== violet ==
## cordic
module cordic # (
    DATA_WIDTH = 12
)
(
    input clock,
    input reset,    
    output signed [DATA_WIDTH:0] sine,
    output signed [DATA_WIDTH:0] cosine
);
    localparam A = 16'h04DB;  
    logic [DATA_WIDTH:0] phase;
    logic [1:0] quarter;
    logic signed [DATA_WIDTH:0] x0;
    logic signed [DATA_WIDTH:0] y0;
    assign x0 = A;
    assign y0 = '0;
    phase_controller # (
        .PHASE_WIDTH(13)
    ) phase_controller_dut (
        .clock(clock),
        .reset(reset),
        .phase(phase),
        .quadrant(quarter)
    );
    logic signed [DATA_WIDTH:0] x_out;
    logic signed [DATA_WIDTH:0] y_out;
    logic [1:0] quarter_out;
    cordic_chain # (
        .DATA_WIDTH(12),
        .ANGLE_WIDTH(16),
        .ITERATIONS(16)
    ) cordic_chain_dut (
        .clock(clock),
        .reset(reset),
        .quarter_in(quarter),
        .x_in(x0),
        .y_in(y0),
        .angle_in(phase),        
        .x_out(x_out),
        .y_out(y_out),
        .quarter_out(quarter_out)        
    );
    quarter_selector # (
        .DATA_WIDTH(12)
    ) quarter_selector_dut (
        .clock(clock),
        .reset(reset),
        .quarter(quarter_out),
        .x_in(x_out),
        .y_in(y_out),
        .x_out(cosine),
        .y_out(sine)
    );
endmodule
Settings: LEC_CHECK=0, CAP_MARGIN=20, CORE_MARGIN=2, CORE_UTILIZATION=65, SLEW_MARGIN=20; clock period 3.38 ns.
run.sh (not shown) runs the stock make flow with config.mk's settings and CLKGATE_MAP_FILE=.
> inputs changed (violet -> tundra)
- a change of CORE_UTILIZATION from 65 to 12
- an added PLACE_DENSITY of 0.6
- a change of the clock period (ns, I/O delays scaled along) from 3.38 to 7.84
Results
violet → tundra: total of endpoints with negative setup slack in the final report essentially unchanged; minimum clock period increased 320 ps; maximum single-stage delay on the critical path increased 410 ps.
### tundra -> juniper
- a change of CAP_MARGIN from 20 to 30
- a change of SLEW_MARGIN from 20 to 10
- a change of CORE_UTILIZATION from 12 to 26
- a change of the clock period (ns, I/O delays scaled along) from 7.84 to 5.0
==> comparison <==
Row first-iteration DRC count: juniper higher / tundra lower
Diff tundra -> juniper | peak clock frequency supported by timing | down by a few percent
Compare juniper and tundra | worst slack on hold paths lower: juniper
Re post-layout utilization of the core: tundra was lower than juniper.
juniper vs. tundra: sequential share of layout area grew by 1.8 points, first-pass detailed-route iteration total decreased 3.
On relative max-transition margin, juniper and tundra are neck and neck.
Setup changes, juniper to zinc
- removing PLACE_DENSITY (formerly 0.6)
- changing CAP_MARGIN from 30 to 20
- changing SLEW_MARGIN from 10 to 20
- changing CORE_UTILIZATION from 26 to 65
- changing the clock period (ns, I/O delays scaled along) from 5.0 to 3.34
[summary]
From juniper to zinc the numbers moved as follows: critical path depth decreased by 2 relative to the old numbers; number of antenna violations at the first check in global routing decreased by 2 relative to the old numbers; final wirelength decreased by 1200 um relative to the old numbers.


Starting RTL as in the previous note.
Settings: LEC_CHECK=0, CAP_MARGIN=20, CORE_MARGIN=2, CORE_UTILIZATION=70, CTS_CLUSTER_SIZE=21, PLACE_DENSITY=0.6, SLEW_MARGIN=20; clock period 2.78 ns.
The baseline produced a clean layout.
Change:
--- a/flow/config.mk
+++ b/flow/config.mk
@@ -9,4 +9,3 @@
 export CORE_MARGIN = 2
-export CORE_UTILIZATION = 70
-export CTS_CLUSTER_SIZE = 21
+export CORE_UTILIZATION = 40
 export PLACE_DENSITY = 0.6
==> flow/constraint.sdc (replaced) <==
create_clock -name core_clock -period 3.41 [get_ports {clock}]
set_input_delay 0.6820 -clock core_clock [delete_from_list [all_inputs] [get_ports {clock}]]
set_output_delay 0.6820 -clock core_clock [all_outputs]
set_load 0.01 [all_outputs]
Effect: Via count goes down by 4.2%; final cell count goes up by 7.7%; worst setup slack gets better by 300 ps; first-iteration DRC count goes up by 5.7%; worst hold slack stays flat; area after synthesis stays the same; count of clock-buffer cells in the layout goes down by 1; cell area goes down by 1.3%; synthesized cell count stays the same.
Change:
--- a/flow/config.mk
+++ b/flow/config.mk
@@ -9,4 +9,4 @@
 export CORE_MARGIN = 2
-export CORE_UTILIZATION = 40
-export PLACE_DENSITY = 0.6
+export CORE_UTILIZATION = 72
+export SETUP_SLACK_MARGIN = -0.17
 export SLEW_MARGIN = 20
==> flow/constraint.sdc (replaced) <==
create_clock -name core_clock -period 2.44 [get_ports {clock}]
set_input_delay 0.4880 -clock core_clock [delete_from_list [all_inputs] [get_ports {clock}]]
set_output_delay 0.4880 -clock core_clock [all_outputs]
set_load 0.01 [all_outputs]
=> Now the flow completed, yet does not pass: setup timing; first-iteration DRC count went up by about a fifth; count of clock-buffer cells in the layout went down by 1; flip-flop count is unchanged.
Change:
--- a/flow/config.mk
+++ b/flow/config.mk
@@ -9,4 +9,4 @@
 export CORE_MARGIN = 2
-export CORE_UTILIZATION = 72
-export SETUP_SLACK_MARGIN = -0.17
+export CORE_UTILIZATION = 58
+export SETUP_SLACK_MARGIN = 0.76
 export SLEW_MARGIN = 20
==> flow/constraint.sdc (replaced) <==
create_clock -name core_clock -period 4.15 [get_ports {clock}]
set_input_delay 0.8300 -clock core_clock [delete_from_list [all_inputs] [get_ports {clock}]]
set_output_delay 0.8300 -clock core_clock [all_outputs]
set_load 0.01 [all_outputs]
Now the flow finished clean.
Utilization came out lower by 24 points.
Synthesized area is unchanged.
Routed wire length came out lower by about 15%.
Clock skew hardly moves.
First-iteration DRC count came out lower by about 24%.
Worst setup slack gets better by 1500 ps.


Starting RTL as in the previous note.
## cordic
module cordic # (
    DATA_WIDTH = 12
)
(
    input clock,
    input reset,    
    output signed [DATA_WIDTH:0] sine,
    output signed [DATA_WIDTH:0] cosine
);
==> flow/config.mk <==
export PLATFORM = sky130hd
export DESIGN_NAME = cordic
export DESIGN_NICKNAME = cordic
export VERILOG_FILES = /design/flow/design.v
export SDC_FILE = /design/flow/constraint.sdc
export NUM_CORES = 4
export LEC_CHECK = 0
export CAP_MARGIN = 20
export CORE_MARGIN = 2
export CORE_UTILIZATION = 66
export SLEW_MARGIN = 20
==> flow/constraint.sdc <==
create_clock -name core_clock -period 4.15 [get_ports {clock}]
set_input_delay 0.8300 -clock core_clock [delete_from_list [all_inputs] [get_ports {clock}]]
set_output_delay 0.8300 -clock core_clock [all_outputs]
set_load 0.01 [all_outputs]
Rerun with:
CORE_UTILIZATION = 40   (was 66)
GPL_TIMING_DRIVEN = 0   (was default)
MIN_ROUTING_LAYER = met2   (was default)
clock period = 5.0 ns   (was 4.15 ns; I/O delays follow)
Outcome:
- design area is higher slightly
- core utilization came out lower by 28 points
- synthesized area is unchanged
Rerun with:
ABC_AREA = 1   (was default)
CORE_UTILIZATION = 72   (was 40)
CTS_CLUSTER_DIAMETER = 285   (was default)
GPL_TIMING_DRIVEN = default   (was 0)
MIN_ROUTING_LAYER = default   (was met2)
clock period = 2.33 ns   (was 5.0 ns; I/O delays follow)
Now the flow completed and failed the layout checks on setup timing.
Wire length rose by 11%.
Hold slack gains 19 ps.
Synthesized area rose by 1.7%.
Worst setup slack loses 760 ps.
Utilization rose by 40 points.
First-iteration DRC count fell by 60%.
Fmax rose by 81%.
Design area rose by 5.5%.
Sequential share of layout area fell by 1.5 points.
Rerun with:
CAP_MARGIN = 0   (was 20)
CTS_CLUSTER_DIAMETER = 400   (was 285)
CTS_CLUSTER_SIZE = 99   (was default)
PLACE_DENSITY = 0.42   (was default)
SETUP_SLACK_MARGIN = -0.16   (was default)
clock period = 1.96 ns   (was 2.33 ns; I/O delays follow)
Effect:
- This time the run did not get past global routing (5_1_grt) on GRT-0232
- synthesized area stays the same
- synthesized cell count is unchanged
- die area stays the same
